--- config.mk ---
export PLATFORM = sky130hd
export DESIGN_NAME = argmax16
export DESIGN_NICKNAME = argmax16
export VERILOG_FILES = /design/flow/design.v
export SDC_FILE = /design/flow/constraint.sdc
export NUM_CORES = 4
export LEC_CHECK = 0
export ABC_AREA = 1
export CAP_MARGIN = 20
export CORE_MARGIN = 2
export CORE_UTILIZATION = 52
export GPL_TIMING_DRIVEN = 1
export MAX_ROUTING_LAYER = met5
export PLACE_DENSITY_LB_ADDON = 0.18
export SLEW_MARGIN = 20
--- constraint.sdc ---
create_clock -name core_clock -period 7.86 [get_ports {clk}]
set_input_delay 1.5720 -clock core_clock [delete_from_list [all_inputs] [get_ports {clk}]]
set_output_delay 1.5720 -clock core_clock [all_outputs]
set_load 0.01 [all_outputs]
--- design.v ---
module comparator 
#(
  parameter DATA_WIDTH  = 16,
  parameter BINARY_TREE = 1,
  parameter NUM_INPUTS  = 16
)
(
  input  logic [NUM_INPUTS-1:0][DATA_WIDTH-1 : 0] cmp_ip,
  output logic [$clog2(NUM_INPUTS)-1 :0]  out
);
  generate if (BINARY_TREE == 0) begin
    always_comb begin
      out      = '0;
      for (int i =0; i < NUM_INPUTS; ++i) begin
        if (cmp_ip[i] > cmp_ip[out]) begin
          out      = i;
        end
      end
    end
  end else begin
    logic [$clog2(NUM_INPUTS)-1 : 0] out_stg[$clog2(NUM_INPUTS) + 1][NUM_INPUTS];
    logic [DATA_WIDTH-1 : 0]         cmp_stg[$clog2(NUM_INPUTS) + 1][NUM_INPUTS];
    always_comb begin
      for (int i = 0; i < NUM_INPUTS; i++) begin
        cmp_stg[0][i]  = cmp_ip[i];
        out_stg[0][i]  = i;
      end
      for (int i = 0;i < $clog2(NUM_INPUTS); i++) begin
        for (int j = 0;j < NUM_INPUTS; ++j) begin
          out_stg[i+1][j]    = 'X;
          cmp_stg[i+1][j]    = 'X;
        end
      end
      for (int i = 0;i < $clog2(NUM_INPUTS); i++) begin
        for (int j = 0;j < (NUM_INPUTS/2**i); j= j+2) begin
          if (cmp_stg[i][j] > cmp_stg[i][j+1]) begin
            out_stg[i+1][j/2]    = out_stg[i][j];
            cmp_stg[i+1][j/2]    = cmp_stg[i][j];
          end else begin
            out_stg[i+1][j/2]    = out_stg[i][j+1];
            cmp_stg[i+1][j/2]    = cmp_stg[i][j+1];
          end
        end
      end
      out   = out_stg[$clog2(NUM_INPUTS)][0];
    end
  end
  endgenerate
endmodule
module argmax16 (
  input  logic         clk,
  input  logic         rstn,        
  input  logic         in_valid,
  input  logic [255:0] in_data,     
  output logic         out_valid,
  output logic [3:0]   out_idx
);
  logic [255:0] data_q;
  logic         valid_q;
  logic [3:0]   idx_c;
  always_ff @(posedge clk or negedge rstn) begin
    if (!rstn) begin
      valid_q   <= 1'b0;
      out_valid <= 1'b0;
    end else begin
      valid_q   <= in_valid;
      out_valid <= valid_q;
    end
  end
  always_ff @(posedge clk) begin
    data_q  <= in_data;
    out_idx <= idx_c;
  end
  comparator #(
    .DATA_WIDTH  (16),
    .BINARY_TREE (1),
    .NUM_INPUTS  (16)
  ) u_cmp (
    .cmp_ip (data_q),
    .out    (idx_c)
  );
endmodule
--- run.sh ---
#!/bin/bash
# the make line also repeats each setting of config.mk as NAME=value (left out here)
make -C /OpenROAD-flow-scripts/flow DESIGN_CONFIG=/design/flow/config.mk WORK_HOME=/design/flow/orfs CLKGATE_MAP_FILE= finish
==> results.tsv, run 1 <==
stage	metric	value	unit
die	core	28600	µm²
global_route	use_met1	32.7	%
final_layout	fin_nets	2747	
global_route	grt_pass1_wl	66.2	mm
power_and_ir_drop	ir_drop	0.000195	V
placed_design	dp.cells	2604	
cts	cts_resized	0	
cts	insertion_delay	0.55	ns
die	num_rows	62	
die	ioPinCount	264	
status	outcome	complete, no violations	
placed_design	dpl_cell_area	18000	µm²
critical_path	worstSetupPathType	reg -> reg	
critical_path	cpMostUsedCell	nand2_1	
synthesis	synthArstFlopShare	0.763	%
timing	final_max_slew_viol_count	0	
critical_path	crit_buf_inv	5	
synthesis	yosysChipArea	15100	µm²
power_and_ir_drop	p_leak	9.81	nW
global_route	grt_pass1_vias	13343	
global_route	grt_use_met3	4.44	%
cts	cts_tree	done	
global_route	grt_max_degree	20	
synthesis	yosysWarnings	4	
drt	firstDrtPassIters	6	
critical_path	r2r_end	out_idx[0]$_DFF_P_	
power_and_ir_drop	p_comb	2.14	mW
synthesis	synth.distinct_cells	32	
timing	clock_skew	0.0180	ns
flow_run	maxCapViolCount	0	
critical_path	endpoint	out_idx[0]$_DFF_P_	
synthesis	synth_nets	2492	
drt	wl_per_cell	15.9	µm
power_and_ir_drop	internal_power	3.02	mW
synthesis	avgSynthCellArea	7.56	µm²
timing	fmax	140	MHz
synthesis	area_leaders	dfxtp_1 (35%), ha_1 (20%), nand2_1 (13%)	
synthesis	ys_sh_adder	19.9	%
critical_path	cp.required	8.30	ns
synthesis	top_cell	nand2_1	
critical_path	crit_slowest_cell	a21oi_2	
final_layout	stdcell_area	18900	µm²
synthesis	top_area_cell	dfxtp_1	
critical_path	slowest_delay	0.69	ns
power_and_ir_drop	clk-power	1.30	mW
power_and_ir_drop	combinationalPowerShare	43.5	%
placed_design	place_congestion	0.975	
drt	ant_nets	0	
synthesis	syn_area	15100	µm²
flow_run	warnings	26	
critical_path	critical_path.startpoint	data_q[57]$_DFF_P_	
power_and_ir_drop	swShare	38.4	%
synthesis	top_cell_area_share	34.5	%
timing	fin_tns_setup	0	ns
synthesis	ys_cells	1993	
drt	viasPerCell	5.14	
critical_path	rr_startpoint	data_q[57]$_DFF_P_	
drt	drt_iter0_markers	840	
critical_path	cp.depth	39	
timing	max_slew.worst_pin.slew	0.860	ns
global_route	gr-total-overflow	0	
synthesis	edf_count	0	
timing	whs	0.361	ns
power_and_ir_drop	sequentialPower	1.47	mW
timing	relSlewSlack	42.7	%
min_path	whs_endpoint	out_valid$_DFF_PN0_	
die	initial_utilization	52.7	%
die	dieWidth	174	µm
critical_path	cp_top_family	simple AND/OR/NAND/NOR gates	
min_path	hp-class	reg -> reg	
final_layout	fin_cells	2652	
cts	numCtsBuffers	26	
final_layout	area_growth	25.3	%
placed_design	io_buffers	263	
drt	num_vias	13635	
critical_path	r2r_slack	0.73	ns
drt	drt_wl_total	42.1	mm
power_and_ir_drop	p_switching	1.88	mW
critical_path	r2r_cells	39	
timing	setup_viol	0	
synthesis	mux_share	0	%
min_path	holdPathStages	0	
synthesis	ys_ff	262	
cts	clkTransAtPathRegs	0.06	ns
power_and_ir_drop	top_power_group	combinational logic	
cts	htreeDepth	1	
critical_path	end_kind	register	
synthesis	xor_area_share	0	%
global_route	grt.busiest_layer	met2	
min_path	worstHoldStart	valid_q$_DFF_PN0_	
critical_path	cp_max_fo	19	
global_route	grtUsageMet2	48.2	%
synthesis	synthTopCellsByCount	nand2_1 (509), nand3_1 (309), inv_1 (263)	
timing	hold_violations	0	
synthesis	ys_sh_aoi	5.98	%
power_and_ir_drop	total_power	4.90	mW
placed_design	dpl.hpwl	34.6	mm
synthesis	netlist_instances	1993	
synthesis	synthSimpleGateAreaFrac	31.2	%
critical_path	worst_ep_arrival_time	7.57	ns
die	die.size.y	174	µm
final_layout	n_fill_cell	2426	
synthesis	ys_seq_share	34.9	%
power_and_ir_drop	clkPwrFrac	26.5	%
cts	cts_max_path_buffers	3	
cts	cts.sink_count	262	
power_and_ir_drop	power_density	260	nW/µm²
synthesis	ys.flop_type	dfxtp_1	
critical_path	cp-start-kind	register	
synthesis	top_logic_kind	simple AND/OR/NAND/NOR gates	
timing	fin_crit_sh	90.7	%
cts	cts_setup_buffers	0	
power_and_ir_drop	seqPwrFrac	29.9	%
global_route	grtUsageTotal	27.3	%
timing	min_period	7.13	ns
die	chipArea	30400	µm²
global_route	grt_antenna_before_repair	2	
drt	drc_errors	0	
cts	cts_hold_buf	0	
cts	cts_root_buf	clkbuf_16	
timing	rsz0062_at_grt	no	
[layer usage]
| metal | up-vias | routed length [µm] |
|---|---|---|
| met5 | - | 0 |
| met4 | 0 | 1850 |
| met3 | 101 | 2460 |
| met2 | 423 | 20200 |
| met1 | 6077 | 17600 |
| li1 | 7034 | - |
[through the flow]
| stage | setup slack (ns) | utilization (%) |
|---|---|---|
| 2_1_floorplan | 2.41 | - |
| 3_3_place_gp | 0.904 | 62.8 |
| 3_5_place_dp | 0.829 | 62.8 |
| 4_1_cts | 0.813 | 66.0 |
| 5_1_grt | 0.0273 | 66.0 |
| 6_report | 0.729 | 66.0 |
[area by class of cell]
| type | count | area [µm²] | area share [%] |
|---|---|---|---|
| multi-input combinational | 1431 | 8610 | 45.6 |
| sequential | 262 | 5260 | 27.8 |
| timing repair buffer | 263 | 2630 | 13.9 |
| inverter | 264 | 991 | 5.25 |
| clock buffer | 36 | 769 | 4.07 |
| tap | 384 | 480 | 2.54 |
| clock inverter | 10 | 139 | 0.735 |
| antenna | 2 | 5.00 | 0.0265 |
==> run 2, diff against run 1 <==
Settings changed: ABC_AREA 1 to default, CORE_UTILIZATION 52 to 58, GPL_TIMING_DRIVEN 1 to default, HOLD_SLACK_MARGIN from default to 0.29, MAX_ROUTING_LAYER met5 to default, PLACE_DENSITY_LB_ADDON 0.18 to default, TNS_END_PERCENT from default to 5.
Clock period 7.86 ns to 7.04 ns, I/O delays scaled along.
==> run 2 against run 1 <==
Now fails the layout checks on setup timing; wire length up 41%; utilization is 22 points higher; highest routed layer unchanged; register-to-register slack got worse by 1.6 ns; first-iteration DRC count is 140% higher; flip-flop count stayed put; design area grew 9.0%.
==> results.tsv, run 2 <==
stage	metric	value	unit
power_and_ir_drop	p_comb	3.00	mW
placed_design	place_congestion	0.951	
critical_path	end_kind	register	
final_layout	area_growth	48.9	%
timing	max_slew.worst_pin.slew	0.815	ns
critical_path	critical_path.startpoint	data_q[30]$_DFF_P_	
synthesis	ys_sh_adder	21.7	%
synthesis	ys_sh_aoi	17.3	%
placed_design	io_buffers	263	
synthesis	ys_seq_share	38.0	%
power_and_ir_drop	clkPwrFrac	25.2	%
critical_path	r2r_slack	-0.89	ns
critical_path	slowest_delay	0.60	ns
min_path	whs_endpoint	out_valid$_DFF_PN0_	
timing	final_max_slew_viol_count	0	
timing	relSlewSlack	45.2	%
critical_path	endpoint	out_idx[0]$_DFF_P_	
timing	fmax	126	MHz
drt	drc_errors	0	
synthesis	xor_area_share	0	%
synthesis	ys_ff	262	
power_and_ir_drop	top_power_group	combinational logic	
die	initial_utilization	59.1	%
synthesis	synthTopCellsByCount	dfxtp_1 (260), ha_1 (240), a21oi_1 (154)	
global_route	grt_pass1_vias	13561	
critical_path	r2r_cells	35	
global_route	grt_pass1_wl	73.1	mm
drt	drt_iter0_markers	1999	
synthesis	yosysWarnings	4	
timing	hold_violations	0	
die	core	23400	µm²
flow_run	warnings	30	
cts	htreeDepth	1	
critical_path	cp_top_family	AND-OR/OR-AND gates	
die	die.size.y	158	µm
timing	fin_crit_sh	113	%
critical_path	cp.required	7.46	ns
timing	fin_tns_setup	-3.44	ns
cts	cts_tree	done	
global_route	grt_max_degree	36	
die	num_rows	56	
power_and_ir_drop	power_density	303	nW/µm²
critical_path	crit_slowest_cell	or4_4	
placed_design	dpl.hpwl	33.0	mm
power_and_ir_drop	ir_drop	0.000260	V
drt	drt_wl_total	59.2	mm
power_and_ir_drop	internal_power	3.97	mW
min_path	holdPathStages	0	
synthesis	top_cell	dfxtp_1	
synthesis	synthArstFlopShare	0.763	%
placed_design	dpl_cell_area	17800	µm²
synthesis	synth_nets	1933	
global_route	grtUsageTotal	37.6	%
timing	clock_skew	0.0120	ns
critical_path	cpMostUsedCell	ha_1	
cts	clkTransAtPathRegs	0.07	ns
status	so.violations	setup timing	
timing	fin_ws	-0.885	ns
critical_path	cp.depth	35	
drt	firstDrtPassIters	6	
power_and_ir_drop	p_switching	2.26	mW
synthesis	synth.distinct_cells	55	
timing	min_period	7.93	ns
timing	rsz0062_at_grt	yes	
die	ioPinCount	264	
synthesis	synthSimpleGateAreaFrac	10.2	%
synthesis	ys.flop_type	dfxtp_1	
drt	wl_per_cell	26.6	µm
die	dieWidth	158	µm
power_and_ir_drop	sequentialPower	1.66	mW
power_and_ir_drop	seqPwrFrac	26.6	%
critical_path	r2r_end	out_idx[0]$_DFF_P_	
critical_path	cp-start-kind	register	
synthesis	edf_count	0	
power_and_ir_drop	clk-power	1.57	mW
flow_run	maxCapViolCount	0	
power_and_ir_drop	swShare	36.3	%
final_layout	fin_cells	2223	
placed_design	dp.cells	2109	
cts	cts_root_buf	clkbuf_16	
synthesis	yosysChipArea	13800	µm²
synthesis	avgSynthCellArea	9.64	µm²
power_and_ir_drop	p_leak	9.24	nW
timing	setup_viol	4	
synthesis	ys_cells	1434	
critical_path	cp_max_fo	7	
drt	viasPerCell	6.52	
global_route	grt_antenna_before_repair	3	
min_path	hp-class	reg -> reg	
cts	insertion_delay	0.56	ns
drt	num_vias	14496	
cts	cts_max_path_buffers	3	
cts	cts.sink_count	262	
die	chipArea	25100	µm²
final_layout	fin_nets	2381	
min_path	worstHoldStart	valid_q$_DFF_PN0_	
drt	ant_nets	0	
cts	numCtsBuffers	26	
synthesis	top_area_cell	dfxtp_1	
critical_path	worstSetupPathType	reg -> reg	
synthesis	netlist_instances	1434	
synthesis	top_cell_area_share	37.7	%
critical_path	worst_ep_arrival_time	8.34	ns
global_route	gr-total-overflow	0	
final_layout	stdcell_area	20600	µm²
power_and_ir_drop	combinationalPowerShare	48.2	%
critical_path	crit_buf_inv	7	
critical_path	rr_startpoint	data_q[30]$_DFF_P_	
synthesis	area_leaders	dfxtp_1 (38%), ha_1 (22%), a21oi_1 (5.6%)	
synthesis	syn_area	13800	µm²
status	outcome	complete, but fails checks	
synthesis	mux_share	7.38	%
power_and_ir_drop	total_power	6.23	mW
synthesis	top_logic_kind	adder cells	
[run 2: metal layers]
layer,wire (µm),vias to the layer above,GRT usage (%)
li1,-,6106,-
met1,21400,6861,48.9
met2,26900,1192,63.4
met3,7230,337,7.00
met4,3670,0,11.8
met5,0,-,0
[run 2: timing repair]
item | 4_1_cts | 5_1_grt
gates resized | 79 | 188
pin swaps | 40 | 85
hold buffers | 0 | 0
hold endpoints to repair | 0 | 0
setup endpoints to repair | 4 | 4
setup buffers | 17 | 38
cloned | 4 | 6
[run 2: area by class of cell]
cell class | instances | area, µm²
clock inverter | 15 | 216
multi-input combinational | 989 | 8980
timing repair buffer | 463 | 4460
inverter | 140 | 526
clock buffer | 33 | 728
antenna | 2 | 5.00
sequential | 262 | 5280
tap | 319 | 399
fill | 1012 | 2820
[run 2: stage by stage]
stage	utilization (%)	hold WS [ns]	worst slack (ns)
after floorplan	-	0.331	0.00940
after global placement	75.9	0.339	-0.315
after detailed placement	75.9	0.344	-0.465
after CTS	82.3	0.358	0.00212
after global routing	87.9	0.367	-1.07
final	88.0	0.352	-0.885
==> run 3, diff against run 2 <==
Settings changed: CORE_MARGIN 2 to 10, CORE_UTILIZATION 58 to 40, CTS_CLUSTER_SIZE from default to 91, HOLD_SLACK_MARGIN 0.29 to default, TNS_END_PERCENT 5 to default.
Clock period 7.04 ns to 8.5 ns, I/O delays scaled along.
==> run 3 against run 2 <==
Now clean on timing, DRC and antenna; register-to-register slack better by 1.5 ns; global-route usage shrank 18 points; clock power shrank about 10%; die area rose by 69%; first-iteration DRC count is 68% lower; wire length shrank 27%; final cell count shrank 1.3%; area after synthesis did not move; critical path depth decreased by 3; flip-flop count is the same; clock skew up 0.0040 ns; design area is 12% lower; critical endpoint unchanged; largest cell class unchanged; highest routed layer is now met5.
==> results.tsv, run 3 <==
stage	metric	value	unit
power_and_ir_drop	top_power_group	combinational logic	
timing	fin_tns_setup	0	ns
final_layout	area_growth	31.7	%
die	chipArea	42400	µm²
placed_design	place_congestion	0.964	
critical_path	crit_slowest_cell	nor2_1	
synthesis	yosysChipArea	13800	µm²
critical_path	cp.depth	32	
drt	drt_iter0_markers	633	
critical_path	worst_ep_arrival_time	8.37	ns
synthesis	synthSimpleGateAreaFrac	10.2	%
synthesis	edf_count	0	
die	die.size.y	206	µm
placed_design	dpl_cell_area	17000	µm²
power_and_ir_drop	p_switching	1.52	mW
synthesis	ys_sh_adder	21.7	%
critical_path	cpMostUsedCell	ha_1	
timing	fin_crit_sh	92.9	%
die	initial_utilization	40.3	%
global_route	gr-total-overflow	0	
global_route	grt_pass1_wl	66.3	mm
cts	cts_hold_buf	0	
synthesis	mux_share	7.38	%
synthesis	top_logic_kind	adder cells	
flow_run	warnings	26	
final_layout	fin_nets	2216	
critical_path	end_kind	register	
global_route	grt_antenna_before_repair	1	
synthesis	avgSynthCellArea	9.64	µm²
power_and_ir_drop	p_comb	1.72	mW
critical_path	rr_startpoint	data_q[145]$_DFF_P_	
timing	hold_violations	0	
cts	cts.sink_count	262	
power_and_ir_drop	seqPwrFrac	30.2	%
drt	viasPerCell	5.24	
drt	n_antenna_cell	0	
timing	final_max_slew_viol_count	0	
final_layout	fin_cells	2193	
synthesis	ys_cells	1434	
drt	ant_nets	0	
power_and_ir_drop	power_density	246	nW/µm²
min_path	whs_endpoint	out_valid$_DFF_PN0_	
cts	clkTransAtPathRegs	0.07	ns
critical_path	crit_buf_inv	3	
critical_path	r2r_slack	0.60	ns
synthesis	synthArstFlopShare	0.763	%
synthesis	top_cell_area_share	37.7	%
timing	fmax	127	MHz
power_and_ir_drop	p_leak	8.22	nW
synthesis	yosysWarnings	4	
critical_path	cp.required	8.98	ns
placed_design	dp.cells	2136	
critical_path	worstSetupPathType	reg -> reg	
drt	wl_per_cell	19.7	µm
synthesis	syn_area	13800	µm²
flow_run	maxCapViolCount	0	
global_route	grtUsageTotal	20.0	%
synthesis	synthTopCellsByCount	dfxtp_1 (260), ha_1 (240), a21oi_1 (154)	
power_and_ir_drop	swShare	33.8	%
cts	htreeDepth	1	
cts	cts_tree	done	
timing	clock_skew	0.0159	ns
critical_path	cp-start-kind	register	
critical_path	critical_path.startpoint	data_q[145]$_DFF_P_	
synthesis	top_area_cell	dfxtp_1	
power_and_ir_drop	total_power	4.49	mW
synthesis	synth.distinct_cells	55	
critical_path	cp_top_family	AND-OR/OR-AND gates	
synthesis	synth_nets	1933	
synthesis	ys_seq_share	38.0	%
timing	max_slew.worst_pin.slew	1.17	ns
cts	cts_max_path_buffers	3	
critical_path	endpoint	out_idx[0]$_DFF_P_	
synthesis	top_cell	dfxtp_1	
synthesis	netlist_instances	1434	
drt	firstDrtPassIters	5	
status	outcome	complete, no violations	
critical_path	r2r_end	out_idx[0]$_DFF_P_	
placed_design	io_buffers	263	
drt	drt_wl_total	43.1	mm
timing	relSlewSlack	21.2	%
final_layout	stdcell_area	18200	µm²
die	core	34300	µm²
cts	numCtsBuffers	29	
cts	insertion_delay	0.56	ns
power_and_ir_drop	clkPwrFrac	31.4	%
power_and_ir_drop	internal_power	2.97	mW
placed_design	dpl.hpwl	35.5	mm
power_and_ir_drop	clk-power	1.41	mW
global_route	grt_max_degree	36	
critical_path	r2r_cells	32	
timing	rsz0062_at_grt	no	
synthesis	ys_ff	262	
power_and_ir_drop	ir_drop	0.000165	V
min_path	holdPathStages	0	
critical_path	cp_max_fo	35	
synthesis	xor_area_share	0	%
drt	num_vias	11489	
power_and_ir_drop	sequentialPower	1.35	mW
global_route	grt_pass1_vias	11815	
synthesis	ys.flop_type	dfxtp_1	
die	dieWidth	206	µm
cts	cts_root_buf	clkbuf_16	
synthesis	ys_sh_aoi	17.3	%
synthesis	area_leaders	dfxtp_1 (38%), ha_1 (22%), a21oi_1 (5.6%)	
drt	drc_errors	0	
power_and_ir_drop	combinationalPowerShare	38.4	%
die	ioPinCount	264	
critical_path	slowest_delay	0.78	ns
min_path	hp-class	reg -> reg	
min_path	worstHoldStart	valid_q$_DFF_PN0_	
timing	min_period	7.90	ns
timing	setup_viol	0	
die	num_rows	68	
## run 3: timing repair
action | CTS | global route
resized | 0 | 3
setup endpoints to repair | 0 | 4
setup buffers | 0 | 5
endpoints found under the hold margin | 0 | 0
## run 3: layout make-up
cell class              count  area [µm²]
inverters                 140         526
clock buffers              37         816
clock inverters            15         273
multi-input cells         989        7860
flip-flops and latches    262        5260
repair buffers            295        2910
well taps                 455         569
fillers                  3097       16100
## run 3: per-layer routing
metal	share of wire [%]	global-route usage [%]
met2	41	29.8
met5	0.030	0
met1	50	28.7
met4	2.0	4.27
met3	6.7	4.45
## run 3: stage by stage
stage | setup slack (ns) | hold WS, ns | utilization [%]
after floorplan | 1.31 | 0.331 | -
after global placement | 0.528 | 0.337 | 49.7
after detailed placement | 0.362 | 0.336 | 49.7
after CTS | 0.340 | 0.363 | 52.9
after global routing | 0.0229 | 0.378 | 53.1
final | 0.605 | 0.357 | 53.1
==> run 4, diff against run 3 <==
Settings changed: CORE_MARGIN 10 to 2, CORE_UTILIZATION 40 to 58, CTS_CLUSTER_SIZE 91 to default.
Clock period 8.5 ns to 4.51 ns, I/O delays scaled along.
==> run 4 against run 3 <==
The flow now stops in clock tree synthesis (4_1_cts); synthesized cell count unchanged; area after synthesis unchanged; die area shrank 41%.
==> results.tsv, run 4 <==
stage	metric	value	unit
status	outcome	aborted with a tool error	
status	stop_stage	clock tree synthesis (4_1_cts)	
status	toolErrorMsg	[ERROR DPL-0033] detailed placement checks failed during check placement.	
synthesis	area_leaders	dfxtp_1 (38%), ha_1 (22%), a21oi_1 (5.6%)	
synthesis	top_cell_area_share	37.7	%
synthesis	ys_seq_share	38.0	%
die	dieWidth	158	µm
synthesis	synth_nets	1933	
placed_design	dpl.hpwl	37.6	mm
synthesis	mux_share	7.38	%
placed_design	dpl_cell_area	19600	µm²
synthesis	avgSynthCellArea	9.64	µm²
synthesis	edf_count	0	
synthesis	top_area_cell	dfxtp_1	
die	num_rows	56	
synthesis	ys_ff	262	
synthesis	syn_area	13800	µm²
synthesis	ys.flop_type	dfxtp_1	
synthesis	yosysChipArea	13800	µm²
synthesis	top_cell	dfxtp_1	
synthesis	top_logic_kind	adder cells	
synthesis	synthArstFlopShare	0.763	%
die	ioPinCount	264	
synthesis	yosysWarnings	4	
synthesis	synth.distinct_cells	55	
placed_design	io_buffers	263	
placed_design	place_congestion	0.990	
synthesis	xor_area_share	0	%
synthesis	ys_sh_aoi	17.3	%
die	initial_utilization	59.1	%
die	die.size.y	158	µm
placed_design	place_ws	-2.84	ns
die	core	23400	µm²
synthesis	synthSimpleGateAreaFrac	10.2	%
synthesis	netlist_instances	1434	
synthesis	ys_sh_adder	21.7	%
die	chipArea	25100	µm²
synthesis	ys_cells	1434	
synthesis	synthTopCellsByCount	dfxtp_1 (260), ha_1 (240), a21oi_1 (154)	
-- run 4: through the flow --
step | TNS (ns) | util (%) | instances
after global placement | -9.92 | 83.6 | 2346
after floorplan | -8.36 | - | 1434
after detailed placement | -11.14 | 83.6 | 2346
==> run 5, diff against run 4 <==
Settings changed: CORE_UTILIZATION 58 to 66, HOLD_SLACK_MARGIN from default to -0.08, TNS_END_PERCENT from default to 5.
Clock period 4.51 ns to 7.42 ns, I/O delays scaled along.
==> run 5 against run 4 <==
The run fails in global routing (5_1_grt); synthesized cell count unchanged; die area down 12%; area after synthesis did not move.
==> results.tsv, run 5 <==
stage	metric	value	unit
die	die.size.y	149	µm
synthesis	syn_area	13800	µm²
synthesis	area_leaders	dfxtp_1 (38%), ha_1 (22%), a21oi_1 (5.6%)	
placed_design	dpl.hpwl	33.6	mm
die	core	20400	µm²
die	num_rows	52	
synthesis	edf_count	0	
cts	htreeDepth	1	
cts	cts_root_buf	clkbuf_16	
synthesis	synth_nets	1933	
global_route	gr-total-overflow	6	
synthesis	avgSynthCellArea	9.64	µm²
synthesis	synthTopCellsByCount	dfxtp_1 (260), ha_1 (240), a21oi_1 (154)	
die	ioPinCount	264	
die	initial_utilization	67.9	%
synthesis	ys_sh_aoi	17.3	%
synthesis	netlist_instances	1434	
synthesis	top_cell	dfxtp_1	
status	stop_stage	global routing (5_1_grt)	
synthesis	top_logic_kind	adder cells	
cts	cts_hold_buf	0	
die	dieWidth	149	µm
cts	cts.sink_count	262	
synthesis	xor_area_share	0	%
synthesis	ys_sh_adder	21.7	%
status	toolErrorMsg	[ERROR GRT-0232] Routing congestion too high. Check the congestion heatmap in the GUI.	
placed_design	io_buffers	263	
synthesis	top_area_cell	dfxtp_1	
synthesis	yosysWarnings	4	
synthesis	top_cell_area_share	37.7	%
synthesis	ys_ff	262	
synthesis	yosysChipArea	13800	µm²
synthesis	ys.flop_type	dfxtp_1	
die	chipArea	22100	µm²
synthesis	synthSimpleGateAreaFrac	10.2	%
synthesis	ys_seq_share	38.0	%
placed_design	dpl_cell_area	17000	µm²
placed_design	place_congestion	0.925	
cts	numCtsBuffers	26	
synthesis	mux_share	7.38	%
global_route	grtUsageTotal	68.7	%
synthesis	ys_cells	1434	
status	outcome	aborted with a tool error	
synthesis	synth.distinct_cells	55	
cts	cts_max_path_buffers	3	
synthesis	synthArstFlopShare	0.763	%
## run 5: layer usage
| layer | global-route usage, % | overflow |
|---|---|---|
| met1 | 67.4 | 0 |
| met2 | 88.8 | 2 |
| met3 | 51.7 | 0 |
| met4 | 67.0 | 4 |
| met5 | 19.3 | 0 |
## run 5: metrics by stage
stage / hold WS (ns) / setup WS, ns / instances
floorplan: 0.331 / 0.226 / 1434
global placement: 0.341 / -0.106 / 1967
detailed placement: 0.346 / -0.449 / 1967
CTS: 0.361 / 0.00265 / 2030
## run 5: what timing repair did
| action | CTS |
|---|---|
| gates resized | 33 |
| setup endpoints to repair | 4 |
| cloned | 3 |
| pin swaps | 15 |
| buffers inserted | 14 |
==> run 6, diff against run 5 <==
Settings changed: CORE_UTILIZATION 66 to 57, CTS_CLUSTER_DIAMETER from default to 382, CTS_CLUSTER_SIZE from default to 98, HOLD_SLACK_MARGIN -0.08 to default, PLACE_DENSITY_LB_ADDON from default to 0.16, SETUP_SLACK_MARGIN from default to 0.98, TNS_END_PERCENT 5 to default.
Clock period 7.42 ns to 3.99 ns, I/O delays scaled along.
==> run 6 against run 5 <==
The run again fails in global routing (5_1_grt); synthesized cell count stayed put; die area is 15% higher; area after synthesis stayed put.
==> results.tsv, run 6 <==
stage	metric	value	unit
cts	numCtsBuffers	6	
global_route	gr-total-overflow	17	
synthesis	yosysWarnings	4	
die	initial_utilization	58.5	%
synthesis	mux_share	7.38	%
synthesis	top_cell	dfxtp_1	
synthesis	xor_area_share	0	%
synthesis	top_cell_area_share	37.7	%
die	dieWidth	160	µm
synthesis	synth_nets	1933	
die	die.size.y	160	µm
global_route	grtUsageTotal	73.0	%
synthesis	top_logic_kind	adder cells	
placed_design	dp.cells	2325	
die	num_rows	56	
synthesis	ys.flop_type	dfxtp_1	
cts	cts.sink_count	262	
placed_design	place_congestion	0.941	
synthesis	syn_area	13800	µm²
status	outcome	aborted with a tool error	
synthesis	ys_cells	1434	
synthesis	area_leaders	dfxtp_1 (38%), ha_1 (22%), a21oi_1 (5.6%)	
synthesis	ys_sh_adder	21.7	%
cts	cts_root_buf	clkbuf_16	
synthesis	yosysChipArea	13800	µm²
cts	cts_max_path_buffers	3	
synthesis	edf_count	0	
placed_design	io_buffers	263	
placed_design	place_ws	-3.41	ns
synthesis	synthArstFlopShare	0.763	%
synthesis	top_area_cell	dfxtp_1	
cts	htreeDepth	1	
synthesis	avgSynthCellArea	9.64	µm²
status	toolErrorMsg	[ERROR GRT-0232] Routing congestion too high. Check the congestion heatmap in the GUI.	
die	chipArea	25500	µm²
synthesis	ys_seq_share	38.0	%
synthesis	ys_ff	262	
status	stop_stage	global routing (5_1_grt)	
die	core	23600	µm²
die	ioPinCount	264	
synthesis	synthTopCellsByCount	dfxtp_1 (260), ha_1 (240), a21oi_1 (154)	
synthesis	synthSimpleGateAreaFrac	10.2	%
placed_design	dpl_cell_area	19500	µm²
synthesis	ys_sh_aoi	17.3	%
synthesis	netlist_instances	1434	
synthesis	synth.distinct_cells	55	
placed_design	dpl.hpwl	38.9	mm
[run 6: repair_timing]
action / in CTS
hold buffers: 0
cloned: 10
endpoints found under the setup margin: 4
gates resized: 310
setup buffers: 61
pin swaps: 102
[run 6: per-layer routing]
layer	global-route usage, %	GRT overflow
met1	67.8	1
met2	92.2	7
met3	57.8	0
met4	78.3	9
met5	35.2	0
==> run 7, diff against run 6 <==
Settings changed: ABC_AREA from default to 1, CORE_UTILIZATION 57 to 72, CTS_CLUSTER_DIAMETER 382 to 237, CTS_CLUSTER_SIZE 98 to 35, MAX_ROUTING_LAYER from default to met4, PLACE_DENSITY_LB_ADDON 0.16 to 0.3, SETUP_SLACK_MARGIN 0.98 to 1.44, TNS_END_PERCENT from default to 5.
Clock period 3.99 ns to 5.77 ns, I/O delays scaled along.
==> run 7 against run 6 <==
Synthesized cell count rose by 39%; die area down 13%; area after synthesis increased by 9.0%; the flow again stops in global routing (5_1_grt).
==> results.tsv, run 7 <==
stage	metric	value	unit
status	outcome	aborted with a tool error	
status	stop_stage	global routing (5_1_grt)	
status	toolErrorMsg	[ERROR GRT-0116] Global routing finished with congestion. Check the congestion regions in the DRC Viewer.	
cts	numCtsBuffers	11	
synthesis	ys_ff	262	
synthesis	ys.flop_type	dfxtp_1	
synthesis	top_cell_area_share	34.5	%
synthesis	ys_sh_aoi	5.98	%
synthesis	ys_sh_adder	19.9	%
synthesis	yosysChipArea	15100	µm²
synthesis	ys_cells	1993	
placed_design	dpl.hpwl	38.3	mm
global_route	grtUsageTotal	74.4	%
synthesis	synthSimpleGateAreaFrac	31.2	%
synthesis	synth.distinct_cells	32	
synthesis	top_logic_kind	simple AND/OR/NAND/NOR gates	
synthesis	mux_share	0	%
die	die.size.y	149	µm
synthesis	netlist_instances	1993	
synthesis	avgSynthCellArea	7.56	µm²
synthesis	edf_count	0	
die	initial_utilization	74.0	%
placed_design	dp.cells	2520	
cts	cts_root_buf	clkbuf_16	
synthesis	synth_nets	2492	
synthesis	synthTopCellsByCount	nand2_1 (509), nand3_1 (309), inv_1 (263)	
placed_design	place_congestion	1.09	
global_route	gr-total-overflow	32	
die	chipArea	22100	µm²
synthesis	top_area_cell	dfxtp_1	
die	core	20400	µm²
die	ioPinCount	264	
cts	htreeDepth	1	
cts	cts_max_path_buffers	3	
die	num_rows	52	
die	dieWidth	149	µm
synthesis	yosysWarnings	4	
synthesis	synthArstFlopShare	0.763	%
placed_design	place_ws	-0.442	ns
synthesis	syn_area	15100	µm²
placed_design	io_buffers	263	
synthesis	area_leaders	dfxtp_1 (35%), ha_1 (20%), nand2_1 (13%)	
cts	cts.sink_count	262	
synthesis	ys_seq_share	34.9	%
synthesis	xor_area_share	0	%
synthesis	top_cell	nand2_1	
==> run 7: metal layers <==
metal  global-route usage, %  GRT overflow
met3                    56.9            10
met4                    77.9            17
met5                       -             -
met1                    69.4             0
met2                    92.0             5
==> run 7: metrics by stage <==
step           hold slack, ns  instance area (µm²)  TNS (ns)
3_3_place_gp            0.342                18300         0
2_1_floorplan           0.331                15300         0
3_5_place_dp            0.338                18300     -1.58
4_1_cts                 0.372                19600         0
==> run 7: what timing repair did <==
item                       4_1_cts
resized                        153
setup endpoints to repair        4
gates cloned                    10
buffers inserted                43
pin swaps                       62
hold buffers                     0
==> run 8, diff against run 7 <==
Settings changed: ABC_AREA 1 to default, CORE_UTILIZATION 72 to 69, CTS_CLUSTER_DIAMETER 237 to default, MAX_ROUTING_LAYER met4 to default, PLACE_DENSITY_LB_ADDON 0.3 to default, SETUP_SLACK_MARGIN 1.44 to -0.49, TNS_END_PERCENT 5 to default.
Clock period 5.77 ns to 6.31 ns, I/O delays scaled along.
==> run 8 against run 7 <==
The flow stops in detailed placement (3_5_place_dp); die area down 4.2%; synthesized cell count down 28%; area after synthesis down 8.3%.
==> results.tsv, run 8 <==
stage	metric	value	unit
synthesis	area_leaders	dfxtp_1 (38%), ha_1 (22%), a21oi_1 (5.6%)	
synthesis	synth_nets	1933	
synthesis	syn_area	13800	µm²
die	dieWidth	146	µm
synthesis	edf_count	0	
status	toolErrorMsg	Error: detail_place.tcl, 38 bad optional access	
synthesis	top_logic_kind	adder cells	
status	stop_stage	detailed placement (3_5_place_dp)	
die	core	19600	µm²
synthesis	ys.flop_type	dfxtp_1	
die	ioPinCount	264	
die	initial_utilization	70.6	%
synthesis	synth.distinct_cells	55	
synthesis	ys_seq_share	38.0	%
synthesis	synthArstFlopShare	0.763	%
synthesis	ys_cells	1434	
synthesis	mux_share	7.38	%
synthesis	netlist_instances	1434	
synthesis	yosysWarnings	4	
synthesis	synthSimpleGateAreaFrac	10.2	%
placed_design	place_congestion	1.03	
status	outcome	aborted with a tool error	
synthesis	top_cell	dfxtp_1	
synthesis	ys_sh_aoi	17.3	%
placed_design	io_buffers	263	
synthesis	avgSynthCellArea	9.64	µm²
synthesis	ys_sh_adder	21.7	%
synthesis	synthTopCellsByCount	dfxtp_1 (260), ha_1 (240), a21oi_1 (154)	
synthesis	ys_ff	262	
die	chipArea	21200	µm²
synthesis	top_area_cell	dfxtp_1	
die	die.size.y	146	µm
synthesis	xor_area_share	0	%
synthesis	yosysChipArea	13800	µm²
die	num_rows	51	
synthesis	top_cell_area_share	37.7	%
-- run 8: through the flow --
stage	TNS [ns]	instance area [µm²]	setup WS (ns)
global placement	-1.87	19400	-0.526
floorplan	-1.51	14000	-0.482
==> run 9, diff against run 8 <==
Settings changed: CORE_UTILIZATION 69 to 40, CTS_CLUSTER_SIZE 35 to default, SETUP_SLACK_MARGIN -0.49 to default.
Clock period 6.31 ns to 11.1 ns, I/O delays scaled along.
==> run 9 against run 8 <==
The run now finishes clean; die area increased by 70%; synthesized cell count did not move; area after synthesis did not move.
==> results.tsv, run 9 <==
stage	metric	value	unit
flow_run	warnings	26	
synthesis	ys_sh_adder	21.7	%
synthesis	synth_nets	1933	
cts	cts_resized	0	
timing	fin_tns_setup	0	ns
final_layout	fin_nets	2191	
timing	fin_ws	2.19	ns
power_and_ir_drop	top_power_group	combinational logic	
power_and_ir_drop	sequentialPower	1.04	mW
global_route	grt_pass1_wl	60.3	mm
timing	relSlewSlack	30.2	%
cts	htreeDepth	1	
timing	fin_crit_sh	80.3	%
cts	cts_setup_buffers	0	
synthesis	synthTopCellsByCount	dfxtp_1 (260), ha_1 (240), a21oi_1 (154)	
placed_design	dpl.hpwl	32.1	mm
synthesis	ys_sh_aoi	17.3	%
placed_design	place_congestion	0.878	
power_and_ir_drop	combinationalPowerShare	38.8	%
critical_path	critical_path.startpoint	data_q[87]$_DFF_P_	
global_route	grtUsageTotal	21.6	%
synthesis	top_cell	dfxtp_1	
die	num_rows	68	
placed_design	place_ws	2.09	ns
timing	hold_violations	0	
synthesis	ys_ff	262	
synthesis	syn_area	13800	µm²
global_route	grt_max_degree	36	
power_and_ir_drop	swShare	35.5	%
global_route	gr-total-overflow	0	
timing	setup_viol	0	
min_path	hp-class	reg -> reg	
status	outcome	complete, no violations	
cts	clkTransAtPathRegs	0.06	ns
die	core	34300	µm²
cts	cts_tree	done	
drt	firstDrtPassIters	5	
timing	rsz0062_at_grt	no	
timing	final_max_slew_viol_count	0	
critical_path	crit_slowest_cell	a22o_1	
cts	insertion_delay	0.57	ns
cts	numCtsBuffers	28	
synthesis	mux_share	7.38	%
timing	clock_skew	0.0213	ns
global_route	grt_pass1_vias	11123	
final_layout	fin_cells	2171	
power_and_ir_drop	clk-power	961	µW
synthesis	netlist_instances	1434	
drt	drt_wl_total	39.5	mm
power_and_ir_drop	p_comb	1.27	mW
die	ioPinCount	264	
die	chipArea	36100	µm²
critical_path	worstSetupPathType	reg -> reg	
synthesis	synthSimpleGateAreaFrac	10.2	%
critical_path	cp.required	11.56	ns
global_route	grt_antenna_before_repair	2	
synthesis	yosysWarnings	4	
power_and_ir_drop	clkPwrFrac	29.4	%
critical_path	r2r_end	out_idx[1]$_DFF_P_	
synthesis	xor_area_share	0	%
final_layout	area_growth	29.2	%
die	initial_utilization	40.3	%
timing	max_slew.worst_pin.slew	1.04	ns
synthesis	edf_count	0	
critical_path	end_kind	register	
synthesis	synthArstFlopShare	0.763	%
power_and_ir_drop	internal_power	2.11	mW
cts	cts.sink_count	262	
min_path	worstHoldStart	valid_q$_DFF_PN0_	
cts	cts_root_buf	clkbuf_16	
critical_path	cp.depth	31	
drt	viasPerCell	5.25	
synthesis	ys_seq_share	38.0	%
synthesis	top_cell_area_share	37.7	%
critical_path	cp-start-kind	register	
power_and_ir_drop	power_density	183	nW/µm²
critical_path	cp_max_fo	34	
die	die.size.y	190	µm
critical_path	r2r_slack	2.19	ns
synthesis	top_logic_kind	adder cells	
flow_run	maxCapViolCount	0	
power_and_ir_drop	p_switching	1.16	mW
drt	ant_nets	0	
drt	wl_per_cell	18.2	µm
critical_path	rr_startpoint	data_q[87]$_DFF_P_	
final_layout	n_fill_cell	3118	
synthesis	area_leaders	dfxtp_1 (38%), ha_1 (22%), a21oi_1 (5.6%)	
synthesis	ys_cells	1434	
critical_path	crit_buf_inv	2	
min_path	holdPathStages	0	
critical_path	r2r_cells	31	
die	dieWidth	190	µm
critical_path	slowest_delay	0.85	ns
cts	cts_max_path_buffers	3	
synthesis	top_area_cell	dfxtp_1	
synthesis	yosysChipArea	13800	µm²
critical_path	worst_ep_arrival_time	9.37	ns
cts	cts_hold_buf	0	
synthesis	avgSynthCellArea	9.64	µm²
placed_design	io_buffers	263	
timing	min_period	8.91	ns
synthesis	ys.flop_type	dfxtp_1	
power_and_ir_drop	p_leak	8.03	nW
critical_path	cp_top_family	AND-OR/OR-AND gates	
timing	fmax	112	MHz
synthesis	synth.distinct_cells	55	
drt	num_vias	11406	
drt	drc_errors	0	
drt	drt_iter0_markers	604	
min_path	whs_endpoint	out_valid$_DFF_PN0_	
critical_path	endpoint	out_idx[1]$_DFF_P_	
placed_design	dp.cells	2117	
power_and_ir_drop	seqPwrFrac	31.7	%
power_and_ir_drop	ir_drop	0.000129	V
run 9: cell type report:
class | count | area (µm²) | share of cell area [%]
antenna | 2 | 5.00 | 0.0280
sequential | 262 | 5260 | 29.4
timing repair buffer | 271 | 2700 | 15.1
tap | 455 | 569 | 3.19
clock buffer | 38 | 840 | 4.70
inverter | 140 | 526 | 2.94
multi-input combinational | 989 | 7850 | 43.9
clock inverter | 14 | 124 | 0.693
run 9: per-layer routing:
metal / wire [µm] / global-route usage (%) / vias up / share of wire (%)
met2: 16200 / 32.2 / 377 / 41
met3: 2880 / 3.95 / 59 / 7.3
met5: 0 / 0 / - / 0
met1: 19600 / 31.7 / 5229 / 50
li1: - / - / 5741 / -
met4: 813 / 5.75 / 0 / 2.1
run 9: per-stage QoR:
stage / util (%) / hold WS (ns) / power (mW) / cell area, µm²
floorplan: - / 0.331 / 1.90 / 13800
global placement: 49.2 / 0.342 / 2.28 / 16900
detailed placement: 49.2 / 0.340 / 2.31 / 16900
CTS: 52.0 / 0.368 / 3.28 / 17800
global route: 52.1 / 0.377 / 3.47 / 17900
finish: 52.1 / 0.365 / 3.26 / 17900
==> run 10, diff against run 9 <==
Settings changed: CORE_ASPECT_RATIO from default to 0.85, CORE_MARGIN 2 to 8, CORE_UTILIZATION 40 to 45, CTS_CLUSTER_DIAMETER from default to 25, GPL_ROUTABILITY_DRIVEN from default to 1, GPL_TIMING_DRIVEN from default to 1, MAX_ROUTING_LAYER from default to met5, PLACE_DENSITY_LB_ADDON from default to 0.17.
Clock period 11.1 ns to 12.2 ns, I/O delays scaled along.
==> run 10 against run 9 <==
Still clean on timing, DRC and antenna; flip-flop count did not move; design area rose by 6.0%; register-to-register slack improved by 0.81 ns; combinational power is 9% lower; non-clock buffer count decreased by 3; clock skew is 0.012 ns lower; critical endpoint is now out_idx[0]$_DFF_P_; highest routed layer unchanged.
==> results.tsv, run 10 <==
stage	metric	value	unit
critical_path	worstSetupPathType	reg -> reg	
power_and_ir_drop	swShare	32.6	%
cts	cts_hold_buf	0	
timing	relSlewSlack	24.7	%
synthesis	top_cell	dfxtp_1	
timing	fmax	109	MHz
synthesis	ys_cells	1434	
timing	max_slew.worst_pin.slew	1.13	ns
placed_design	dpl_cell_area	16800	µm²
timing	clock_skew	0.00961	ns
drt	drc_errors	0	
timing	min_period	9.20	ns
critical_path	critical_path.startpoint	data_q[254]$_DFF_P_	
synthesis	yosysChipArea	13800	µm²
power_and_ir_drop	combinationalPowerShare	30.6	%
critical_path	endpoint	out_idx[0]$_DFF_P_	
final_layout	stdcell_area	18900	µm²
placed_design	io_buffers	263	
status	outcome	complete, no violations	
min_path	holdPathStages	0	
drt	wl_per_cell	19.1	µm
synthesis	mux_share	7.38	%
drt	firstDrtPassIters	5	
power_and_ir_drop	p_leak	8.56	nW
critical_path	crit_buf_inv	1	
synthesis	synthTopCellsByCount	dfxtp_1 (260), ha_1 (240), a21oi_1 (154)	
critical_path	r2r_cells	28	
synthesis	ys_sh_adder	21.7	%
power_and_ir_drop	sequentialPower	945	µW
min_path	worstHoldStart	valid_q$_DFF_PN0_	
final_layout	fin_nets	2218	
die	die.size.y	178	µm
critical_path	cp-start-kind	register	
critical_path	end_kind	register	
synthesis	netlist_instances	1434	
min_path	hp-class	reg -> reg	
critical_path	cp.required	12.69	ns
synthesis	avgSynthCellArea	9.64	µm²
cts	cts_tree	done	
timing	hold_violations	0	
final_layout	n_fill_cell	2495	
critical_path	r2r_end	out_idx[0]$_DFF_P_	
drt	drt_wl_total	41.4	mm
power_and_ir_drop	ir_drop	0.000206	V
die	dieWidth	206	µm
power_and_ir_drop	p_switching	1.22	mW
synthesis	syn_area	13800	µm²
cts	clkTransAtPathRegs	0.05	ns
die	ioPinCount	264	
synthesis	yosysWarnings	4	
synthesis	area_leaders	dfxtp_1 (38%), ha_1 (22%), a21oi_1 (5.6%)	
drt	num_vias	11727	
die	core	30400	µm²
synthesis	ys.flop_type	dfxtp_1	
drt	viasPerCell	5.42	
synthesis	synth.distinct_cells	55	
power_and_ir_drop	clkPwrFrac	44.2	%
synthesis	xor_area_share	0	%
global_route	grt_pass1_wl	64.0	mm
drt	n_antenna_cell	0	
global_route	grt_max_degree	36	
synthesis	synthSimpleGateAreaFrac	10.2	%
cts	cts_root_buf	clkbuf_16	
cts	insertion_delay	0.57	ns
timing	final_max_slew_viol_count	0	
power_and_ir_drop	clk-power	1.65	mW
timing	rsz0062_at_grt	no	
flow_run	maxCapViolCount	0	
synthesis	synth_nets	1933	
critical_path	cp.depth	28	
power_and_ir_drop	power_density	198	nW/µm²
cts	cts_setup_buffers	0	
critical_path	cpMostUsedCell	ha_1	
synthesis	top_area_cell	dfxtp_1	
global_route	grtUsageTotal	22.1	%
synthesis	top_cell_area_share	37.7	%
die	num_rows	59	
power_and_ir_drop	p_comb	1.15	mW
critical_path	worst_ep_arrival_time	9.69	ns
global_route	grt_antenna_before_repair	0	
global_route	grt_pass1_vias	12000	
power_and_ir_drop	seqPwrFrac	25.2	%
drt	drt_iter0_markers	745	
power_and_ir_drop	top_power_group	the clock network	
synthesis	edf_count	0	
placed_design	place_congestion	0.914	
critical_path	rr_startpoint	data_q[254]$_DFF_P_	
drt	ant_nets	0	
power_and_ir_drop	internal_power	2.53	mW
synthesis	synthArstFlopShare	0.763	%
critical_path	cp_max_fo	35	
cts	htreeDepth	2	
flow_run	warnings	26	
synthesis	ys_ff	262	
critical_path	r2r_slack	3.00	ns
power_and_ir_drop	total_power	3.75	mW
die	chipArea	36600	µm²
final_layout	area_growth	36.9	%
critical_path	crit_slowest_cell	a22o_1	
placed_design	dpl.hpwl	33.0	mm
synthesis	ys_sh_aoi	17.3	%
global_route	gr-total-overflow	0	
critical_path	slowest_delay	0.91	ns
timing	fin_crit_sh	75.4	%
synthesis	top_logic_kind	adder cells	
timing	setup_viol	0	
cts	cts_max_path_buffers	3	
timing	fin_ws	3.00	ns
die	initial_utilization	45.5	%
cts	cts_resized	0	
synthesis	ys_seq_share	38.0	%
critical_path	cp_top_family	AND-OR/OR-AND gates	
cts	cts.sink_count	262	
timing	fin_tns_setup	0	ns
placed_design	place_ws	2.75	ns
min_path	whs_endpoint	out_valid$_DFF_PN0_	
cts	numCtsBuffers	58	
run 10: layer usage:
metal  up-vias  track usage (%)  routed length (µm)
met4         0             5.49                 702
li1       5821                -                   -
met2       436             31.3               16600
met5         -                0                   0
met1      5412             32.7               20700
met3        58             5.62                3430
run 10: final cells by class:
class	count	area, µm²	area share, %
clock buffers	64	1500	7.94
clock inverters	46	621	3.28
inverters	140	526	2.78
multi-input cells	989	7860	41.5
flip-flops and latches	262	5260	27.8
well taps	396	495	2.62
repair buffers	268	2670	14.1
run 10: metrics by stage:
stage	util [%]	cells	hold slack [ns]
floorplan	-	1434	0.331
global placement	55.1	2052	0.335
detailed placement	55.1	2052	0.336
CTS	62.1	2162	0.349
global route	62.2	2165	0.367
finish	62.2	2165	0.346
==> run 11, diff against run 10 <==
Settings changed: CORE_ASPECT_RATIO 0.85 to default, CORE_MARGIN 8 to 2, CORE_UTILIZATION 45 to 52, CTS_CLUSTER_DIAMETER 25 to default, CTS_CLUSTER_SIZE from default to 99, GPL_ROUTABILITY_DRIVEN 1 to default, GPL_TIMING_DRIVEN 1 to default, MAX_ROUTING_LAYER met5 to default, PLACE_DENSITY_LB_ADDON 0.17 to default, TNS_END_PERCENT from default to 20.
Clock period 12.2 ns to 4.43 ns, I/O delays scaled along.
==> run 11 against run 10 <==
Now fails the layout checks on setup timing; hold slack improved by 0.031 ns; via count rose by 22%; critical path type unchanged; clock skew up 0.011 ns; largest power group is now combinational logic; clock power increased by 58%; first-iteration DRC count rose by 110%.
==> results.tsv, run 11 <==
stage	metric	value	unit
status	outcome	complete, but fails checks	
status	so.violations	setup timing	
synthesis	ys.flop_type	dfxtp_1	
critical_path	cp_max_fo	11	
die	initial_utilization	53.1	%
die	dieWidth	167	µm
power_and_ir_drop	seqPwrFrac	25.3	%
timing	rsz0062_at_grt	yes	
drt	ant_nets	0	
min_path	worstHoldStart	valid_q$_DFF_PN0_	
synthesis	synthSimpleGateAreaFrac	10.2	%
final_layout	area_growth	60.0	%
global_route	grt_antenna_before_repair	0	
synthesis	top_cell	dfxtp_1	
critical_path	cpMostUsedCell	buf_4	
synthesis	synthTopCellsByCount	dfxtp_1 (260), ha_1 (240), a21oi_1 (154)	
synthesis	mux_share	7.38	%
synthesis	synth.distinct_cells	55	
die	die.size.y	167	µm
power_and_ir_drop	p_switching	3.60	mW
synthesis	top_cell_area_share	37.7	%
die	ioPinCount	264	
drt	wl_per_cell	21.1	µm
drt	num_vias	14300	
cts	cts_max_path_buffers	3	
min_path	hp-class	reg -> reg	
power_and_ir_drop	internal_power	6.74	mW
synthesis	netlist_instances	1434	
drt	viasPerCell	5.80	
synthesis	top_area_cell	dfxtp_1	
critical_path	end_kind	register	
critical_path	critical_path.startpoint	data_q[58]$_DFF_P_	
critical_path	cp.required	4.91	ns
placed_design	dpl.hpwl	34.4	mm
timing	clock_skew	0.0204	ns
cts	cts_root_buf	clkbuf_16	
critical_path	r2r_cells	40	
synthesis	synth_nets	1933	
global_route	grt_max_degree	22	
critical_path	worst_ep_arrival_time	7.91	ns
cts	cts_tree	done	
power_and_ir_drop	swShare	34.8	%
critical_path	rr_startpoint	data_q[58]$_DFF_P_	
timing	min_period	7.43	ns
die	core	26100	µm²
critical_path	slowest_delay	0.54	ns
power_and_ir_drop	top_power_group	combinational logic	
die	chipArea	27900	µm²
synthesis	area_leaders	dfxtp_1 (38%), ha_1 (22%), a21oi_1 (5.6%)	
critical_path	cp-start-kind	register	
synthesis	ys_cells	1434	
power_and_ir_drop	power_density	467	nW/µm²
global_route	grt_pass1_vias	14404	
power_and_ir_drop	clkPwrFrac	25.1	%
cts	cts.sink_count	262	
cts	cts_hold_buf	0	
synthesis	top_logic_kind	adder cells	
timing	setup_viol	4	
final_layout	regArea	5270	µm²
critical_path	cp_top_family	buffers and inverters	
synthesis	ys_seq_share	38.0	%
power_and_ir_drop	combinationalPowerShare	49.5	%
power_and_ir_drop	p_comb	5.12	mW
power_and_ir_drop	sequentialPower	2.62	mW
synthesis	ys_sh_adder	21.7	%
critical_path	crit_slowest_cell	or4_4	
timing	relSlewSlack	56.0	%
synthesis	yosysWarnings	4	
cts	clkTransAtPathRegs	0.07	ns
power_and_ir_drop	p_leak	10.3	nW
drt	drt_wl_total	52.1	mm
synthesis	xor_area_share	0	%
synthesis	syn_area	13800	µm²
min_path	whs_endpoint	out_valid$_DFF_PN0_	
synthesis	avgSynthCellArea	9.64	µm²
critical_path	r2r_end	out_idx[2]$_DFF_P_	
drt	drc_errors	0	
global_route	gr-total-overflow	0	
flow_run	warnings	30	
global_route	grtUsageTotal	33.2	%
global_route	grt_pass1_wl	74.8	mm
synthesis	synthArstFlopShare	0.763	%
cts	htreeDepth	1	
cts	numCtsBuffers	27	
synthesis	ys_ff	262	
synthesis	edf_count	0	
timing	final_max_slew_viol_count	0	
timing	fin_tns_setup	-11.79	ns
timing	max_slew.worst_pin.slew	0.653	ns
power_and_ir_drop	total_power	10.3	mW
flow_run	maxCapViolCount	0	
placed_design	io_buffers	263	
timing	fin_crit_sh	168	%
synthesis	ys_sh_aoi	17.3	%
critical_path	endpoint	out_idx[2]$_DFF_P_	
drt	firstDrtPassIters	6	
die	num_rows	59	
synthesis	yosysChipArea	13800	µm²
critical_path	crit_buf_inv	14	
min_path	holdPathStages	0	
drt	n_antenna_cell	0	
timing	fin_ws	-3.00	ns
final_layout	fin_nets	2609	
critical_path	cp.depth	40	
power_and_ir_drop	clk-power	2.60	mW
critical_path	worstSetupPathType	reg -> reg	
timing	hold_violations	0	
final_layout	n_fill_cell	1405	
final_layout	final-comb-area	8760	µm²
power_and_ir_drop	ir_drop	0.000481	V
cts	insertion_delay	0.56	ns
placed_design	place_congestion	0.952	
timing	fmax	135	MHz
critical_path	r2r_slack	-3.00	ns
drt	drt_iter0_markers	1559	
## run 11: per-stage QoR
stage	instance area, µm²	setup WS, ns	cells	util, %	hold slack (ns)
floorplan	14000	-2.27	1434	-	0.331
global placement	19700	-2.56	2368	75.5	0.333
detailed placement	19700	-2.82	2368	75.5	0.371
CTS	21200	-2.50	2436	81.5	0.383
global route	22100	-3.16	2465	84.9	0.378
finish	22100	-3.00	2465	84.9	0.377
## run 11: what timing repair did
| item | CTS | global route |
|---|---|---|
| cloned | 5 | 4 |
| endpoints found under the setup margin | 4 | 4 |
| resized | 74 | 115 |
| setup buffers | 14 | 26 |
| pin swaps | 37 | 76 |
## run 11: area by class of cell
class,count,area share [%]
Timing Repair Buffer,688,27.7
Clock inverter,15,1.10
Inverter,140,2.38
Sequential cell,262,23.8
Tap cell,335,1.90
Clock buffer,34,3.44
Multi-Input combinational cell,991,39.6
## run 11: layer usage
metal / share of wire [%] / vias to the layer above / global-route usage [%]
met5: 0 / - / 0
met4: 4.3 / 0 / 9.60
met3: 7.5 / 177 / 5.04
met2: 47 / 768 / 56.3
met1: 42 / 6777 / 43.8
li1: - / 6578 / -
==> run 12, diff against run 11 <==
Settings changed: CORE_UTILIZATION 52 to 53, CTS_CLUSTER_SIZE 99 to 62, HOLD_SLACK_MARGIN from default to -0.08, PLACE_DENSITY_LB_ADDON from default to 0.04, SETUP_SLACK_MARGIN from default to 1.26, TNS_END_PERCENT 20 to 5.
==> run 12 against run 11 <==
Still fails the layout checks on setup timing; largest cell class unchanged; via count fell by 3.3%; sequential power is essentially flat; non-clock buffer count shrank 14; critical endpoint unchanged; clock skew up 0.0032 ns; final cell count fell by 0.73%; area after synthesis stayed put; wire length decreased by 6.3%; critical path type unchanged; hold slack got worse by 0.017 ns.
==> results.tsv, run 12 <==
stage	metric	value	unit
drt	drt_iter0_markers	920	
critical_path	cp.required	4.93	ns
synthesis	synth_nets	1933	
flow_run	warnings	29	
global_route	grt.busiest_layer	met2	
synthesis	avgSynthCellArea	9.64	µm²
timing	final_max_slew_viol_count	0	
cts	insertion_delay	0.56	ns
timing	setup_viol	4	
drt	n_antenna_cell	0	
synthesis	yosysChipArea	13800	µm²
timing	clock_skew	0.0237	ns
die	dieWidth	166	µm
global_route	grtUsageMet2	55.6	%
critical_path	cp_max_fo	8	
critical_path	r2r_cells	37	
drt	ant_nets	0	
synthesis	syn_area	13800	µm²
timing	hold_violations	0	
drt	viasPerCell	5.65	
global_route	grt_antenna_before_repair	0	
critical_path	r2r_end	out_idx[2]$_DFF_P_	
flow_run	maxCapViolCount	0	
synthesis	yosysWarnings	4	
synthesis	top_area_cell	dfxtp_1	
synthesis	netlist_instances	1434	
drt	drc_errors	0	
critical_path	rr_startpoint	data_q[23]$_DFF_P_	
synthesis	top_cell	dfxtp_1	
power_and_ir_drop	seqPwrFrac	26.4	%
synthesis	area_leaders	dfxtp_1 (38%), ha_1 (22%), a21oi_1 (5.6%)	
critical_path	cpMostUsedCell	a21o_1	
power_and_ir_drop	clkPwrFrac	23.4	%
drt	wl_per_cell	20.0	µm
timing	relSlewSlack	64.3	%
power_and_ir_drop	internal_power	6.42	mW
critical_path	cp.depth	37	
die	core	25800	µm²
synthesis	top_cell_area_share	37.7	%
cts	cts.sink_count	262	
synthesis	synthArstFlopShare	0.763	%
cts	cts_hold_buf	0	
global_route	grtUsageTotal	33.4	%
power_and_ir_drop	p_switching	3.48	mW
final_layout	area_growth	58.7	%
drt	drt_wl_total	48.8	mm
critical_path	endpoint	out_idx[2]$_DFF_P_	
synthesis	ys_sh_adder	21.7	%
power_and_ir_drop	p_leak	10.2	nW
status	outcome	complete, but fails checks	
drt	num_vias	13822	
timing	fin_ws	-2.88	ns
global_route	grt_use_met3	8.37	%
min_path	hp-class	reg -> reg	
synthesis	synthSimpleGateAreaFrac	10.2	%
final_layout	final_core_util	84.9	%
min_path	holdPathStages	0	
critical_path	cp-start-kind	register	
critical_path	crit_slowest_cell	a221oi_1	
critical_path	r2r_slack	-2.88	ns
timing	whs	0.360	ns
die	chipArea	27400	µm²
power_and_ir_drop	top_power_group	combinational logic	
placed_design	io_buffers	263	
final_layout	fin_nets	2594	
power_and_ir_drop	p_comb	4.97	mW
timing	fmax	137	MHz
synthesis	synthTopCellsByCount	dfxtp_1 (260), ha_1 (240), a21oi_1 (154)	
timing	min_period	7.31	ns
power_and_ir_drop	sequentialPower	2.61	mW
synthesis	ys_ff	262	
synthesis	xor_area_share	0	%
die	num_rows	59	
min_path	worstHoldStart	valid_q$_DFF_PN0_	
timing	fin_crit_sh	165	%
die	initial_utilization	53.5	%
placed_design	place_congestion	0.932	
critical_path	worstSetupPathType	reg -> reg	
cts	htreeDepth	1	
global_route	gr-total-overflow	0	
critical_path	crit_buf_inv	5	
cts	cts_max_path_buffers	3	
power_and_ir_drop	ir_drop	0.000416	V
synthesis	top_logic_kind	adder cells	
synthesis	ys.flop_type	dfxtp_1	
die	die.size.y	166	µm
cts	clkTransAtPathRegs	0.07	ns
timing	max_slew.worst_pin.slew	0.530	ns
die	ioPinCount	264	
global_route	grt_pass1_vias	13950	
global_route	grt_pass1_wl	71.2	mm
power_and_ir_drop	combinationalPowerShare	50.2	%
critical_path	slowest_delay	0.38	ns
cts	numCtsBuffers	27	
cts	cts_root_buf	clkbuf_16	
global_route	grt_max_degree	28	
synthesis	ys_sh_aoi	17.3	%
synthesis	ys_seq_share	38.0	%
min_path	whs_endpoint	out_valid$_DFF_PN0_	
synthesis	ys_cells	1434	
status	so.violations	setup timing	
critical_path	worst_ep_arrival_time	7.81	ns
critical_path	end_kind	register	
timing	rsz0062_at_grt	yes	
power_and_ir_drop	power_density	451	nW/µm²
synthesis	edf_count	0	
drt	firstDrtPassIters	7	
power_and_ir_drop	swShare	35.2	%
cts	cts_tree	done	
global_route	use_met1	43.2	%
critical_path	critical_path.startpoint	data_q[23]$_DFF_P_	
placed_design	dpl.hpwl	34.5	mm
power_and_ir_drop	clk-power	2.32	mW
synthesis	synth.distinct_cells	55	
critical_path	cp_top_family	AND-OR/OR-AND gates	
synthesis	mux_share	7.38	%
run 12: timing repair:
action                                  CTS  global route
resized                                 143            64
pin swaps                                70            49
endpoints found under the setup margin    4             4
gates cloned                              6             2
buffers inserted                         30             7
run 12: layout make-up:
class	count	area, µm²
multi-input cells	990	8880
repair buffers	674	5980
flip-flops and latches	262	5260
fillers	1361	3900
clock buffers	36	739
inverters	140	526
well taps	335	419
clock inverters	10	139
run 12: stage by stage:
stage / worst slack (ns) / area [µm²] / setup TNS [ns] / total power, mW / cells
6_report: -2.88 / 21900 / -11.32 / 9.90 / 2447
4_1_cts: -2.46 / 21500 / -9.65 / 9.55 / 2438
3_5_place_dp: -2.94 / 19600 / -11.50 / 6.65 / 2356
5_1_grt: -3.12 / 21900 / -12.25 / 10.4 / 2447
3_3_place_gp: -2.74 / 19600 / -10.75 / 6.56 / 2356
2_1_floorplan: -2.27 / 14000 / -8.67 / 4.93 / 1434
run 12: per-layer routing:
metal | vias to the layer above | share of wire, %
met5 | - | 0
met4 | 0 | 3.0
met3 | 125 | 9.0
met2 | 630 | 46
met1 | 6509 | 42
li1 | 6558 | -
==> run 13, diff against run 12 <==
Settings changed: CORE_UTILIZATION 53 to 58, CTS_CLUSTER_SIZE 62 to default, HOLD_SLACK_MARGIN -0.08 to default, PLACE_DENSITY_LB_ADDON 0.04 to default, SETUP_SLACK_MARGIN 1.26 to default, TNS_END_PERCENT 5 to default.
Clock period 4.43 ns to 4.53 ns, I/O delays scaled along.
==> run 13 against run 12 <==
The flow now stops in global routing (5_1_grt); die area down 8.4%; synthesized cell count unchanged; area after synthesis unchanged.
==> results.tsv, run 13 <==
stage	metric	value	unit
status	outcome	aborted with a tool error	
status	stop_stage	global routing (5_1_grt)	
status	toolErrorMsg	[ERROR DPL-0038] Utilization greater than 100%, impossible to legalize	
cts	numCtsBuffers	26	
synthesis	ys_seq_share	38.0	%
synthesis	yosysChipArea	13800	µm²
die	num_rows	56	
die	die.size.y	158	µm
synthesis	area_leaders	dfxtp_1 (38%), ha_1 (22%), a21oi_1 (5.6%)	
placed_design	dpl.hpwl	37.1	mm
synthesis	synth_nets	1933	
synthesis	synth.distinct_cells	55	
die	ioPinCount	264	
synthesis	top_logic_kind	adder cells	
cts	cts.sink_count	262	
synthesis	netlist_instances	1434	
synthesis	ys.flop_type	dfxtp_1	
synthesis	top_cell_area_share	37.7	%
synthesis	synthArstFlopShare	0.763	%
synthesis	syn_area	13800	µm²
synthesis	ys_sh_aoi	17.3	%
synthesis	top_cell	dfxtp_1	
die	chipArea	25100	µm²
placed_design	place_congestion	0.990	
synthesis	mux_share	7.38	%
synthesis	xor_area_share	0	%
die	initial_utilization	59.1	%
cts	cts_root_buf	clkbuf_16	
die	dieWidth	158	µm
synthesis	ys_sh_adder	21.7	%
die	core	23400	µm²
synthesis	top_area_cell	dfxtp_1	
synthesis	synthTopCellsByCount	dfxtp_1 (260), ha_1 (240), a21oi_1 (154)	
placed_design	dpl_cell_area	19600	µm²
synthesis	avgSynthCellArea	9.64	µm²
synthesis	yosysWarnings	4	
cts	cts_max_path_buffers	3	
synthesis	ys_cells	1434	
synthesis	synthSimpleGateAreaFrac	10.2	%
synthesis	edf_count	0	
synthesis	ys_ff	262	
cts	htreeDepth	1	
placed_design	io_buffers	263	
[run 13: metrics by stage]
step           setup TNS [ns]  util [%]  worst slack, ns  cells
2_1_floorplan           -8.28         -            -2.17   1434
3_3_place_gp            -9.84      83.6            -2.50   2346
3_5_place_dp           -11.31      83.6            -2.88   2346
4_1_cts                 -9.10      94.5            -2.32   2442
[run 13: timing repair]
item | in CTS
pin swaps | 89
endpoints found under the hold margin | 0
gates cloned | 11
endpoints found under the setup margin | 4
hold buffers | 0
gates resized | 253
buffers inserted | 38
No activity file was given, so power comes from the tool's default toggle rates.
